==> 01-20 <==
==> flow/design.v <==
module FpCustomAddSub 
# (
	parameter	ManWidth	=	16,
	parameter	ExpWidth	=	6
)
(Rst_i,Clk_i,A_i,B_i,AddSub_i,Nd_i,Result_o,ResultValid_o);	
	function integer Log2;
	input integer value;
		begin
			Log2 = 0;
			while (value > 1) begin
				value   = value >> 1;
				Log2    = Log2 + 1;
			end
		end
	endfunction
	localparam	InOutWidth	=	1+ExpWidth+ManWidth;
	localparam	ExtManWidth	=	ManWidth+1;
	localparam	Stages	=	Log2(InOutWidth);
	input	Rst_i;
	input	Clk_i;
	input	[InOutWidth-1:0]	A_i;
	input	[InOutWidth-1:0]	B_i;
	input	AddSub_i;
	input	Nd_i;
	output	[InOutWidth-1:0]	Result_o;
	output	ResultValid_o;
	wire	signB	=	B_i[InOutWidth-1]^AddSub_i;
	wire	[InOutWidth-2:0]	absA	=	A_i[InOutWidth-2:0];
	wire	[InOutWidth-2:0]	absB	=	B_i[InOutWidth-2:0];
	reg		[InOutWidth-1:0]	muxA;
	reg		[InOutWidth-1:0]	muxB;
	reg	impliedA;
	reg	impliedB;
	reg	[InOutWidth-1:0]	muxAReg;
	reg	[InOutWidth-1:0]	muxBReg;
	reg	[ExpWidth-1:0]		expDiff;
	reg	addSubOrepation;
	wire	[ManWidth:0]	manA	=	{impliedA,	muxAReg[ManWidth-1:0]};
	wire	[ManWidth:0]	manB	=	{impliedB,	muxBReg[ManWidth-1:0]};
	reg	[ManWidth:0]	manANorm;
	reg	[ManWidth:0]	manBNorm;
	reg	addSubOrepationReg;
	reg	[ExtManWidth:0]	manSum;
	wire	[Stages-1:0]	distance;
	wire	[ExtManWidth+1:0]	dataArray	[0:Stages];
	wire	[Stages+1:0]	distanceR	=	{2'b00,distanceR1};
	reg		[ExtManWidth-1:0]	manSumReg;
	wire	[ExtManWidth-1:0]	normCMan	=	manSumReg	<<	distanceR1[Stages-1:0];	 
	reg	[ManWidth-1:0]	manC;
	reg	[ExpWidth-1:0]	expAPipe	[0:4];
	reg	[ExpWidth-1:0]	expC;
	reg	[4:0]	signC;
	reg	[8:0]	valid;
	assign  dataArray [0]	=	manSum;		
	assign	Result_o	=	{signC[4],expC,manC};
	assign	ResultValid_o	=	valid[4];
	always	@(*)	begin
		if	(absA<absB)	begin
			muxA	<=	{signB,absB};
			muxB	<=	{A_i[InOutWidth-1],absA};
		end	else	begin
			muxA	<=	{A_i[InOutWidth-1],absA};
			muxB	<=	{signB,absB};
		end 
	end
	always	@(posedge	Clk_i)	begin
		if	(muxA	[InOutWidth-2 -:ExpWidth]	==	8'h00)	begin	 
			impliedA	<=	1'b0;	 
		end	else	begin
			impliedA	<=	1'b1;	 
		end
		if	(muxB	[InOutWidth-2 -:ExpWidth]	==	8'h00)	begin	 
			impliedB	<=	1'b0;
		end	else	begin
			impliedB	<=	1'b1;
		end
		muxAReg	<=	muxA;
		muxBReg	<=	muxB;
		expDiff	<=	muxA[InOutWidth-2 -:ExpWidth]	-	muxB[InOutWidth-2 -:ExpWidth];	 
		addSubOrepation	<=	muxA[InOutWidth-1]	^	muxB[InOutWidth-1];	 
	end
	always	@(posedge	Clk_i)	begin
		manANorm	<=	manA;
		manBNorm	<=	manB	>>	expDiff;	 
		addSubOrepationReg <= addSubOrepation;
	end
	always	@(posedge	Clk_i)	begin
		if	(Rst_i)	begin
			manSum	<=	{ExtManWidth{1'b0}};
		end	else	if	(!addSubOrepationReg)	begin
			manSum	<=	{1'b0,	manANorm}	+	{1'b0,	manBNorm};
		end	else	begin
			manSum	<=	{1'b0,	manANorm}	-	{1'b0,	manBNorm};
		end
	end
	genvar	i;
	generate	
		for (i=0; i<Stages; i=i+1)	begin: searchMSB
			wire [ExtManWidth+1:0] dataIn;	
			wire [ExtManWidth+1:0] shitedDataOut;
			wire [ExtManWidth+1:0] dataOut;
			assign  dataIn = dataArray[i];
			wire    shiftDesired = ~|(dataIn[ExtManWidth+1:ExtManWidth+1-(1 << (Stages-1-i))]);
			assign  distance[(Stages-1-i)] = shiftDesired;		
			assign  shitedDataOut = dataIn << (1 << (Stages-1-i));	
			assign  dataOut = shiftDesired ? shitedDataOut : dataIn;	
			assign  dataArray[i+1] = dataOut;
		end
		reg	[Stages-1:0]	distanceR1;
		always	@(posedge	Clk_i)	begin
			distanceR1	<=	distance;
		end
	endgenerate	
	always	@(posedge	Clk_i)	begin
		manSumReg	<=	manSum	[ExtManWidth-1 -:ExtManWidth];
	end
	always	@(posedge	Clk_i)	begin
		if	(Rst_i)	begin
			manC	<=	{ManWidth{1'b0}};
		end	else	begin
			manC	<=	normCMan	[ExtManWidth-1 -:ManWidth];	 
		end
	end
	always	@(posedge	Clk_i)	begin	
		expAPipe[0]	<=	muxA[InOutWidth-2 -:ExpWidth];	 
		expAPipe[1]	<=	expAPipe[0];
		expAPipe[2]	<=	expAPipe[1];
		expAPipe[3]	<=	expAPipe[2];
		expAPipe[4]	<=	expAPipe[3];
	end
	always	@(posedge	Clk_i)	begin
		if	(&distanceR1)	begin
			expC	<=	{ExpWidth{1'b0}};
		end	else	begin
			if	(expAPipe[3]	>=	distanceR)	begin
				expC	<=	expAPipe[3]-distanceR+1;			 
			end	else	begin
				expC	<=	{{ExpWidth+1{1'b0}},1'b1};
			end
		end	
	end
	always	@(posedge	Clk_i)	begin
		signC	<=	{signC[3:0],	muxA[InOutWidth-1]};
	end
	always	@(posedge	Clk_i)	begin
		valid	<=	{valid[7:0],Nd_i};
	end	
endmodule
==> flow/run.sh <==
#!/bin/bash
# the make line also repeats each setting of config.mk as NAME=value (left out here)
make -C /OpenROAD-flow-scripts/flow DESIGN_CONFIG=/design/flow/config.mk WORK_HOME=/design/flow/orfs CLKGATE_MAP_FILE= finish
==> flow/config.mk <==
export PLATFORM = sky130hd
export DESIGN_NAME = FpCustomAddSub
export DESIGN_NICKNAME = FpCustomAddSub
export VERILOG_FILES = /design/flow/design.v
export SDC_FILE = /design/flow/constraint.sdc
export NUM_CORES = 4
export LEC_CHECK = 0
export CAP_MARGIN = 20
export CORE_ASPECT_RATIO = 0.5
export CORE_MARGIN = 2
export CORE_UTILIZATION = 40
export CTS_CLUSTER_DIAMETER = 332
export CTS_CLUSTER_SIZE = 98
export PLACE_DENSITY = 0.35
export SLEW_MARGIN = 10
export TNS_END_PERCENT = 15
==> flow/constraint.sdc <==
create_clock -name core_clock -period 4.5 [get_ports {Clk_i}]
set_input_delay 0.9000 -clock core_clock [delete_from_list [all_inputs] [get_ports {Clk_i}]]
set_output_delay 0.9000 -clock core_clock [all_outputs]
set_load 0.01 [all_outputs]
==> 01-28: changes against 01-20 <==
Settings changed: CORE_ASPECT_RATIO 0.5 to not set, CTS_CLUSTER_DIAMETER 332 to not set, CTS_CLUSTER_SIZE 98 to not set, PLACE_DENSITY 0.35 to not set, SLEW_MARGIN 10 to 20, TNS_END_PERCENT 15 to not set.
==> flow/constraint.sdc (replaced) <==
create_clock -name core_clock -period 3.87 [get_ports {Clk_i}]
set_input_delay 0.7740 -clock core_clock [delete_from_list [all_inputs] [get_ports {Clk_i}]]
set_output_delay 0.7740 -clock core_clock [all_outputs]
set_load 0.01 [all_outputs]
==> Slide: Implementation Results <==
Synthesis and Place & Route Summary

Worst setup path
  • Reg2reg path depth: 15
  • Startpoint Class: flop
  • Combined buffer and inverter count along the critical path: 1
  • Cell chain of the critical path: inv_1 -> ha_1 -> nand2b_1 -> or4_1 -> nor3_1 -> a21oi_1 -> xnor2_1 -> ha_1 -> a21o_1 -> a21o_1 -> a211oi_1 -> a21oi_1 -> o211a_1 -> or3_1 -> a21oi_1

Global route
  • Vias in the first global route: 5200
  • GR Layer Usage met2: 24.2%

Final layout
  • Clock Network Area Fraction: 6.25%
  • Combinational fraction of the cell area: 42.4%
  • Number of buffers other than clock buffers in the final layout: 83
  • Tally of clock buffers in the finished layout: 17
  • Final standard cell area without fillers: 9250 µm²

Timing
  • Maximum clock frequency: 259 MHz
  • Hold Worst Slack: 320 ps
  • Slew at the pin closest to its max-slew limit: 873 ps
  • Worst clock skew: 14.1 ps

Hold path
  • Hold-critical path endpoint: signC[3]$_DFF_P_

Power
  • Internal: 3.82 mW

Detailed routing
  • Average wire per cell in the routed design: 14.3 µm
  • Met2 wire length: 6.59 mm

Die
  • Chip area: 20400 µm²

Status
  • Status: complete, no violations
(the above is from 01-20)
==> Slide: Implementation Results <==
Synthesis and Place & Route Summary

Worst setup path
  • Startpoint Class: input pin
  • Cell chain of the critical path: clkdlybuf4s50_1 -> inv_1 -> ha_1 -> and2_1 -> a221o_1 -> a221oi_2 -> o21ai_2 -> buf_4 -> or3_4 -> o22ai_4 -> or3b_1 -> mux2i_1 -> a2111oi_2

Timing
  • Hold Worst Slack: 320 ps
  • Maximum clock frequency: 290 MHz
  • Slew at the pin closest to its max-slew limit: 891 ps

Die
  • Chip area: 20300 µm²

Final layout
  • Clock Network Area Fraction: 6.46%
  • Combinational fraction of the cell area: 41.6%
  • Final standard cell area without fillers: 9420 µm²
  • Number of buffers other than clock buffers in the final layout: 104

Status
  • Status: complete, no violations

Detailed routing
  • Met2 wire length: 6.94 mm

Global route
  • Vias in the first global route: 5192
  • GR Layer Usage met2: 25.8%

Power
  • Internal: 4.66 mW
(the above is from 01-28)


==> v28: inputs <==
Starts from the design.v that is shown in full above.
Settings: LEC_CHECK=0, ABC_AREA=0, CAP_MARGIN=20, CELL_PAD_IN_SITES_DETAIL_PLACEMENT=0, CELL_PAD_IN_SITES_GLOBAL_PLACEMENT=1, CORE_MARGIN=5, CORE_UTILIZATION=25, CTS_CLUSTER_DIAMETER=92, CTS_CLUSTER_SIZE=84, MAX_ROUTING_LAYER=met5, PLACE_DENSITY_LB_ADDON=0.03, SLEW_MARGIN=0, TNS_END_PERCENT=85; clock period 2.65 ns.
run.sh (not shown) runs the stock make flow with config.mk's settings and CLKGATE_MAP_FILE=.
==> v2: changes against v28 <==
- CORE_MARGIN: 5 -> 2
- CORE_UTILIZATION: 25 -> 72
- PLACE_DENSITY_LB_ADDON: 0.03 -> 0.0
- SETUP_SLACK_MARGIN: unset -> 0.47
==> flow/constraint.sdc (replaced) <==
create_clock -name core_clock -period 1.62 [get_ports {Clk_i}]
set_input_delay 0.3240 -clock core_clock [delete_from_list [all_inputs] [get_ports {Clk_i}]]
set_output_delay 0.3240 -clock core_clock [all_outputs]
set_load 0.01 [all_outputs]
==> v33: changes against v28 <==
- ABC_AREA: 0 -> 1
- CORE_MARGIN: 5 -> 10
- CORE_UTILIZATION: 25 -> 43
- CTS_CLUSTER_DIAMETER: 92 -> 379
- SETUP_SLACK_MARGIN: unset -> 0.02
- TNS_END_PERCENT: 85 -> 15
==> qor summary <==
                                                                         v33                            v2                         v28
Max Cap Viol                                                               0                             -                           0
Number of placement rows                                                  48                            37                          64
Summed standard-cell area reported by yosys                         7674 µm²                      7670 µm²                    7670 µm²
Comb/total area                                                       37.85%                             -                      39.88%
Die Width                                                           153.6 µm                      107.2 µm                    185.2 µm
Result of the run                                 complete, but fails checks        stopped before the end  complete, but fails checks
Failing step                                                               -  global placement without I/O                           -
Layout check failures                                   negative setup slack                             -        negative setup slack
WP data required                                                     3.00 ns                             -                     3.00 ns
Clock power share                                                      22.0%                             -                       20.4%
Headroom to the max-slew limit                                        64.49%                             -                      57.72%
Detailed-route via count                                                6591                             -                        6273
Kind of capture point of the worst setup path                       register                             -                    register
Clock latency on the worst-skew pair                                 0.43 ns                             -                     0.43 ns
TritonCTS clock tree                                                     yes                             -                         yes
Placed cell count                                                       1392                             -                        1369
Area occupied by registers                                          3426 µm²                             -                    3425 µm²
Worst ir drop on vdd                                             0.0005201 V                             -                 0.0004250 V
Vias in the first global route                                          6335                             -                        6554
Wire length on met2                                                  8626 µm                             -                    10060 µm
Multi-input gate area in the final layout                           3877 µm²                             -                    4397 µm²
Clock-cell share of area                                              5.850%                             -                      5.164%
Critical path arrival                                                3.05 ns                             -                     3.60 ns
Clock-pin slew on the worst setup and hold paths                     0.07 ns                             -                     0.06 ns
Area fraction in compound gates after synthesis                       13.99%                        14.19%                      14.19%
Crit path launch type                                               register                             -                    register
Min Hold Slack                                                     0.3265 ns                             -                   0.3247 ns
Number of well taps                                                      225                             -                         396
N_diodes                                                                   0                             -                           0
Power and IR drop assume default switching activity.
